Setup of run 1:
==> flow/design.v (excerpt) <==
module ARM(
	input clk, rst,
	output [32 - 1:0] imem_addr,
	input [32 - 1:0] imem_data,
	output [32 - 1:0] dmem_addr,
	output [32 - 1:0] dmem_wdata,
	output dmem_read,
	output dmem_write,
	input [32 - 1:0] dmem_rdata,
	input dmem_ready
);
Size: ~8600 cells after synthesis, ~170 I/O pins.
Settings: LEC_CHECK=0, ABC_AREA=1, CAP_MARGIN=20, CORE_MARGIN=2, CORE_UTILIZATION=72, CTS_CLUSTER_DIAMETER=362, CTS_CLUSTER_SIZE=31, HOLD_SLACK_MARGIN=0.3, PLACE_DENSITY_LB_ADDON=0.01, SETUP_SLACK_MARGIN=3.59, SLEW_MARGIN=35; clock period 13.1 ns.
run.sh (not shown) runs the stock make flow with config.mk's settings and CLKGATE_MAP_FILE=.
Run 1 did not finish; the tool stopped in global routing (5_1_grt) with error GRT-0232.
## Diff of input files: run 2 against run 1
Settings: ABC_AREA no longer set, was 1; CTS_CLUSTER_DIAMETER no longer set, was 362; SETUP_SLACK_MARGIN now -1.02, was 3.59; CORE_UTILIZATION now 50, was 72; SLEW_MARGIN now 20, was 35; HOLD_SLACK_MARGIN no longer set, was 0.3; CTS_CLUSTER_SIZE no longer set, was 31; PLACE_DENSITY_LB_ADDON no longer set, was 0.01; TNS_END_PERCENT now 40, previously not set; the clock period (ns, I/O delays scaled along) now 11.0, was 13.1.
In run 2 the implementation completed, yet the final layout does not meet the checks, the culprit being negative setup slack.
Compared with run 1, run 2 shows a higher mux share of post-synthesis cell area.
Synthesized netlist cell count for run 2: 1445 down relative to run 1
On die area, run 1 beats run 2.
Basic-gate share of the synthesized area counting and, or, nand and nor cells in run 2 is 8.8 points below run 1.
Run 2 — post-synthesis compound-gate area fraction 9.0 points higher, run 1 as reference
In run 2 relative to run 1, total cell area at the placement stage had gone up by a little under 10%.
Modified inputs, run 3 compared to run 2
Settings: CTS_CLUSTER_SIZE: unset -> 31; CORE_UTILIZATION: 50 -> 72; SETUP_SLACK_MARGIN: -1.02 -> unset; TNS_END_PERCENT: 40 -> unset; the clock period (ns, I/O delays scaled along): 11.0 -> 13.9.
Results
Run 3 is listed as incomplete: the tool reported an error in global routing (5_1_grt) and the run ended there.
For area after synthesis, run 3 and run 2 come out practically identical.
Floorplan check, run 3 vs run 2: die outline smaller in run 3
Between run 3 and run 2, the difference in synthesized cell count is negligible.
Comparing run 3 and run 2, the higher placer congestion estimate is on run 3.
Going from run 2 to run 3, initial core utilization increased 22 points; half-perimeter wire length of the detailed placement result decreased about 16%.
What run 2 reported for number of cell rows has to be multiplied by 0.832 to get the figure for run 3.
Input-level comparison between run 4 and run 3:
Settings: a change of CORE_UTILIZATION from 72 to 53; an added SETUP_SLACK_MARGIN of 2.92; an added TNS_END_PERCENT of 5; a deleted CTS_CLUSTER_SIZE that had been 31; a change of the clock period (ns, I/O delays scaled along) from 13.9 to 11.0.
[summary]
Run 4 did not run to completion, as it errored out during global routing (5_1_grt). Summary of run 4 over run 3: number of buffers inserted to repair setup after CTS higher; clock buffer count from CTS moved up; die span in x now larger. Between run 4 and run 3, the placed wire-length estimate after detailed placement is higher for run 4. Looking at run 4 and run 3, the number of placed I/O pins is a wash. As of run 4, placed instance count had risen by a little under 10% compared to run 3. In the reports for run 4 and run 3, the smaller floorplan-stage core utilization belongs to run 4. Total nets after synthesis: run 3 vs run 4 identical. From run 3 to run 4 the numbers moved as follows: pre-CTS setup slack fell 2.25 ns, routability-driven placement congestion ratio went down, y dimension of the die increased by 16% relative to the old numbers.
Inputs modified between run 4 and run 5:
Settings: changing CORE_UTILIZATION from 53 to 40; removing TNS_END_PERCENT (formerly 5); removing SETUP_SLACK_MARGIN (formerly 2.92); changing the clock period (ns, I/O delays scaled along) from 11.0 to 24.5.
### Flow results
- Run 5 did not stop at any stage, and its layout met the timing, design-rule and antenna checks.
- Number of buffers inserted by port buffering of run 5 is on par with run 4.
- On core box area: between run 4 and run 5, it ends up lower for run 4.
- Relative to run 4, count of standard-cell rows increased by 18 in run 5.
- Run 4 -> run 5: sequential-to-total area share from yosys stat delta 0, exact match
- In the reports for run 4 and run 5, the larger setup slack at placement belongs to run 5.
- Diff run 4 -> run 5 | height of the die | up by more than 10%
- Relative to run 4, post-DP HPWL decreased by 11% in run 5.
- Run 5 against run 4: number of buffers inserted during clock tree synthesis went up 8.4%, final weighted congestion of routability-driven global placement decreased about 3.3%.

========
Starting RTL as in the previous note.
export LEC_CHECK = 0
export CAP_MARGIN = 10
export CELL_PAD_IN_SITES_DETAIL_PLACEMENT = 0
export CELL_PAD_IN_SITES_GLOBAL_PLACEMENT = 2
export CORE_MARGIN = 2
export CORE_UTILIZATION = 40
export CTS_CLUSTER_DIAMETER = 286
export CTS_CLUSTER_SIZE = 89
export GPL_ROUTABILITY_DRIVEN = 0
export HOLD_SLACK_MARGIN = 0.08
export MAX_ROUTING_LAYER = met4
export MIN_ROUTING_LAYER = met2
export PLACE_DENSITY = 0.53
export SETUP_SLACK_MARGIN = -0.15
export SLEW_MARGIN = 35
export TNS_END_PERCENT = 10
create_clock -name core_clock -period 13.3 [get_ports {clk}]
The baseline stopped in global routing (5_1_grt), error GRT-0116.
Edit:
==> flow/config.mk (replaced) <==
export PLATFORM = sky130hd
export DESIGN_NAME = ARM
export DESIGN_NICKNAME = ARM
export VERILOG_FILES = /design/flow/design.v
export SDC_FILE = /design/flow/constraint.sdc
export NUM_CORES = 4
export LEC_CHECK = 0
export CAP_MARGIN = 20
export CORE_MARGIN = 2
export CORE_UTILIZATION = 29
export CTS_CLUSTER_DIAMETER = 279
export PLACE_DENSITY = 0.9
export SETUP_SLACK_MARGIN = -0.35
export SLEW_MARGIN = 20
export TNS_END_PERCENT = 70
- Now the flow completed, yet does not pass: setup timing
- synthesized cell count is unchanged
- die size rose by 38%
- synthesized area stays the same
Edit:
==> flow/config.mk (replaced) <==
export PLATFORM = sky130hd
export DESIGN_NAME = ARM
export DESIGN_NICKNAME = ARM
export VERILOG_FILES = /design/flow/design.v
export SDC_FILE = /design/flow/constraint.sdc
export NUM_CORES = 4
export LEC_CHECK = 0
export CAP_MARGIN = 10
export CELL_PAD_IN_SITES_DETAIL_PLACEMENT = 2
export CELL_PAD_IN_SITES_GLOBAL_PLACEMENT = 2
export CORE_MARGIN = 2
export CORE_UTILIZATION = 40
export CTS_CLUSTER_DIAMETER = 286
export HOLD_SLACK_MARGIN = 0.08
export MAX_ROUTING_LAYER = met4
export MIN_ROUTING_LAYER = met2
export PLACE_DENSITY = 0.42
export SLEW_MARGIN = 35
Result: The new run stopped in detailed placement (3_5_place_dp), error DPL-0033. Synthesized cell count does not change. Die area goes down by a quarter to a third. Synthesized area is unchanged.
Edit:
--- a/flow/config.mk
+++ b/flow/config.mk
@@ -12,7 +12,10 @@
 export CORE_UTILIZATION = 40
 export CTS_CLUSTER_DIAMETER = 286
+export GPL_ROUTABILITY_DRIVEN = 0
 export HOLD_SLACK_MARGIN = 0.08
 export MAX_ROUTING_LAYER = met4
 export MIN_ROUTING_LAYER = met2
 export PLACE_DENSITY = 0.42
+export SETUP_SLACK_MARGIN = -0.71
 export SLEW_MARGIN = 35
+export TNS_END_PERCENT = 10
With this change the flow failed in global routing (5_1_grt) on GRT-0116; area after synthesis does not change; synthesized cell count is unchanged; die area stays the same.

========
ARM again, from the RTL that the note above started with.
Settings: LEC_CHECK=0, CAP_MARGIN=25, CELL_PAD_IN_SITES_GLOBAL_PLACEMENT=0, CORE_MARGIN=2, CORE_UTILIZATION=72, CTS_CLUSTER_DIAMETER=29, CTS_CLUSTER_SIZE=25, PLACE_DENSITY_LB_ADDON=0.01, SETUP_SLACK_MARGIN=3.53, SLEW_MARGIN=20; clock period 22.3 ns.
The first run failed in global routing (5_1_grt) with GRT-0116.
Next try:
CAP_MARGIN = 20   (was 25)
CELL_PAD_IN_SITES_GLOBAL_PLACEMENT = unset   (was 0)
CORE_UTILIZATION = 50   (was 72)
CTS_CLUSTER_DIAMETER = unset   (was 29)
CTS_CLUSTER_SIZE = unset   (was 25)
PLACE_DENSITY_LB_ADDON = unset   (was 0.01)
SETUP_SLACK_MARGIN = 2.75   (was 3.53)
clock period = 11.0 ns   (was 22.3 ns; I/O delays follow)
Outcome: The new run failed in global routing (5_1_grt); die size rose by 43%; synthesized cell count does not change; synthesized area stays the same.
Next try:
ABC_AREA = 1   (was unset)
CORE_UTILIZATION = 57   (was 50)
SETUP_SLACK_MARGIN = 2.91   (was 2.75)
TNS_END_PERCENT = 5   (was unset)
clock period = 11.4 ns   (was 11.0 ns; I/O delays follow)
- The changed run never finished: it broke off in global routing (5_1_grt) on GRT-0116
- die area goes down by about 11%
- synthesized cell count goes up by 20%
- synthesized area goes up by 1.4%
Next try:
ABC_AREA = unset   (was 1)
CELL_PAD_IN_SITES_GLOBAL_PLACEMENT = 0   (was unset)
CTS_CLUSTER_DIAMETER = 51   (was unset)
PLACE_DENSITY_LB_ADDON = 0.1   (was unset)
SETUP_SLACK_MARGIN = -0.52   (was 2.91)
clock period = 19.2 ns   (was 11.4 ns; I/O delays follow)
With this change the flow reached the layout checks and failed them: setup timing.
Synthesized cell count came out lower by 17%.
Die size goes down by 1.3%.
Synthesized area decreases by 1.3%.

========
## red
ARM again, from the RTL that the note above started with.
clock: 13.3 ns
lec_check: 0
cap_margin: 5
cell_pad_in_sites_detail_placement: 0
cell_pad_in_sites_global_placement: 2
core_margin: 6
core_utilization: 40
cts_cluster_diameter: 286
cts_cluster_size: 89
gpl_routability_driven: 0
hold_slack_margin: 0.08
max_routing_layer: met4
min_routing_layer: met2
place_density: 0.53
slew_margin: 35
tns_end_percent: 10
The flow ended early for red: it failed with a tool error in global routing.
Modified inputs, blue compared to red
- a deleted MIN_ROUTING_LAYER that had been met2
- a deleted CTS_CLUSTER_DIAMETER that had been 286
- a change of CORE_MARGIN from 6 to 2
- a deleted CTS_CLUSTER_SIZE that had been 89
- a change of TNS_END_PERCENT from 10 to 5
- a deleted PLACE_DENSITY that had been 0.53
- a change of CORE_UTILIZATION from 40 to 57
- a deleted CELL_PAD_IN_SITES_DETAIL_PLACEMENT that had been 0
- a deleted MAX_ROUTING_LAYER that had been met4
- a deleted GPL_ROUTABILITY_DRIVEN that had been 0
- a change of SLEW_MARGIN from 35 to 20
- a deleted HOLD_SLACK_MARGIN that had been 0.08
- a change of CAP_MARGIN from 5 to 20
- a deleted CELL_PAD_IN_SITES_GLOBAL_PLACEMENT that had been 2
- a change of the clock period (ns, I/O delays scaled along) from 13.3 to 17.1
Findings:
Although it ran to completion, blue produced a layout that fails the final checks because of setup timing. Note that the vertical die dimension recorded for blue amounts to 0.822 times the value seen in red. Any difference in total cell area reported by yosys after synthesis between red and blue is small enough to ignore. Comparing blue and red, count of buffers added by post-CTS timing repair for setup is higher on red. Of the two candidates, red has the worse worst slack after detailed placement and blue the better one. Measured against each other, blue and red differ in placed cell area, the lower figure coming from blue. blue vs red: total half-perimeter wirelength after legalization and detailed placement down in blue. On floorplan core area, the higher figure sits with red, not blue. [compare] base=red new=blue: overall die area went down by 32%; width of the die went down by about 18%; floorplan core density went up by 17 points.
What green does differently from blue at the input level:
- TNS_END_PERCENT removed (was 5)
- ABC_AREA newly set to 1
- CORE_UTILIZATION changed from 57 to 72
- CTS_CLUSTER_DIAMETER newly set to 199
- CTS_CLUSTER_SIZE newly set to 31
- the clock period (ns, I/O delays scaled along) changed from 17.1 to 9.65
## What came out
green: GRT-0232 in global routing -> run aborted. STATUS run=blue STAGES=ALL_DONE FINAL_CHECKS=FAILED CAUSE=setup timing. Compared with blue, green shows a number of clock buffers inserted by TritonCTS that is 62% lower. I/O pin count came out exactly the same in green and blue. [green vs blue] floorplan die width: lower in green. On synthesized cell count, the higher figure sits with green, not blue. Delta (green minus blue): placed wire-length estimate after detailed placement now smaller; yosys stat chip area now larger.
> inputs changed (green -> orange)
- CTS_CLUSTER_DIAMETER: 199 -> unset
- HOLD_SLACK_MARGIN: unset -> 0.28
- CTS_CLUSTER_SIZE: 31 -> unset
- SETUP_SLACK_MARGIN: unset -> 2.82
- CORE_UTILIZATION: 72 -> 57
- TNS_END_PERCENT: unset -> 5
- CORE_ASPECT_RATIO: unset -> 0.53
- the clock period (ns, I/O delays scaled along): 9.65 -> 11.0
==> comparison <==
- Stage in which a tool error killed orange: global routing.
- The lower placer's final routability congestion estimate came out of orange.
- In the reports for green and orange, the smaller total number of H-tree levels belongs to green.
- Higher number of gates resized after CTS goes to orange over green.
- NOTE total instance count after detailed placement green->orange increased by a few percent
- Sort green and orange by post-place setup slack asc -> top: orange
- In the metrics for green and orange, the one carrying the higher die footprint is orange.
- Looking at floorplan die width, orange sits 160 µm above green.
- Diff orange..green | gate count of the mapped netlist | unchanged
- The lower starting utilization of the core area of green and orange is in orange.

========
Starting RTL as in the previous note.
clock: 22.0 ns
lec_check: 0
cap_margin: 25
cell_pad_in_sites_global_placement: 0
core_aspect_ratio: 0.86
core_margin: 2
core_utilization: 72
cts_cluster_diameter: 29
cts_cluster_size: 25
place_density_lb_addon: 0.14
setup_slack_margin: 3.53
slew_margin: 20
The starting point aborted during global routing.
==> next run, changes <==
- CAP_MARGIN: 25 -> 20
- CORE_ASPECT_RATIO: 0.86 -> default
- CORE_UTILIZATION: 72 -> 55
- CTS_CLUSTER_DIAMETER: 29 -> 380
- CTS_CLUSTER_SIZE: 25 -> default
- PLACE_DENSITY_LB_ADDON: 0.14 -> 0.1
- SETUP_SLACK_MARGIN: 3.53 -> 3.12
- TNS_END_PERCENT: default -> 5
- clock period: 22.0 -> 11.2 ns (I/O delays scaled with it)
After rerunning: The changed run stopped in global routing (GRT-0232). Die area climbs by about 30%. Area after synthesis stays the same. Synthesized cell count is unchanged.
==> next run, changes <==
- CORE_UTILIZATION: 55 -> 61
- CTS_CLUSTER_DIAMETER: 380 -> 51
- MAX_ROUTING_LAYER: default -> met4
- SETUP_SLACK_MARGIN: 3.12 -> 5.0
- clock period: 11.2 -> 19.2 ns (I/O delays scaled with it)
The changed run ended with an error in global routing on GRT-0232.
Die size falls by about 10%.
Synthesized cell count is unchanged.
Area after synthesis does not change.

========
Starting RTL as in the previous note.
make LEC_CHECK=0 ABC_AREA=1 CAP_MARGIN=0 CELL_PAD_IN_SITES_DETAIL_PLACEMENT=1 CELL_PAD_IN_SITES_GLOBAL_PLACEMENT=1 CORE_ASPECT_RATIO=0.57 CORE_MARGIN=9 CORE_UTILIZATION=40 CTS_CLUSTER_DIAMETER=209 GPL_ROUTABILITY_DRIVEN=0 GPL_TIMING_DRIVEN=1 MIN_ROUTING_LAYER=met2 PLACE_DENSITY_LB_ADDON=0.23 SLEW_MARGIN=30 TNS_END_PERCENT=95 finish   # period 14.3 ns
The starting point stopped in global routing (5_1_grt).
Then changed:
Settings changed: CAP_MARGIN 0 to 20, CELL_PAD_IN_SITES_DETAIL_PLACEMENT 1 to not set, CELL_PAD_IN_SITES_GLOBAL_PLACEMENT 1 to not set, CORE_ASPECT_RATIO 0.57 to not set, CORE_MARGIN 9 to 2, CORE_UTILIZATION 40 to 72, CTS_CLUSTER_DIAMETER 209 to 348, CTS_CLUSTER_SIZE set to 98, GPL_ROUTABILITY_DRIVEN 0 to not set, GPL_TIMING_DRIVEN 1 to not set, MIN_ROUTING_LAYER met2 to not set, PLACE_DENSITY set to 0.36, PLACE_DENSITY_LB_ADDON 0.23 to not set, SLEW_MARGIN 30 to 20, TNS_END_PERCENT 95 to 10.
Clock period 14.3 ns to 10.7 ns, I/O delays scaled along.
The new run did not get past global routing (5_1_grt).
Synthesized area does not change.
Synthesized cell count stays the same.
Die area went down by well over a third.
Then changed:
Settings changed: ABC_AREA 1 to not set, CORE_UTILIZATION 72 to 58, CTS_CLUSTER_DIAMETER 348 to not set, CTS_CLUSTER_SIZE 98 to not set, PLACE_DENSITY 0.36 to not set, TNS_END_PERCENT 10 to 5.
Clock period 10.7 ns to 13.4 ns, I/O delays scaled along.
This time the run reached the layout checks and failed them: negative setup slack.
Synthesized cell count shrinks by about 17%.
Die size grows by 22%.
Synthesized area shrinks by 1.3%.
Then changed:
Settings changed: ABC_AREA set to 1, CORE_UTILIZATION 58 to 72, CTS_CLUSTER_DIAMETER set to 27, CTS_CLUSTER_SIZE set to 72, PLACE_DENSITY_LB_ADDON set to 0.01, SETUP_SLACK_MARGIN set to 3.59, TNS_END_PERCENT 5 to not set.
The new run died in global routing (5_1_grt) (GRT-0116). Synthesized area is higher by about 1.4%. Die area is lower by about 18%. Synthesized cell count is higher by about 20%.
Then changed:
Settings changed: ABC_AREA 1 to not set, CORE_UTILIZATION 72 to 50, CTS_CLUSTER_DIAMETER 27 to not set, CTS_CLUSTER_SIZE 72 to not set, PLACE_DENSITY_LB_ADDON 0.01 to not set, SETUP_SLACK_MARGIN 3.59 to 2.86.
Clock period 13.4 ns to 11.0 ns, I/O delays scaled along.
- The new run never finished: it broke off in global routing (5_1_grt) on ODB-0269
- die area climbs by 41%
- synthesized cell count came out lower by about 17%
- area after synthesis came out lower by about 1.3%
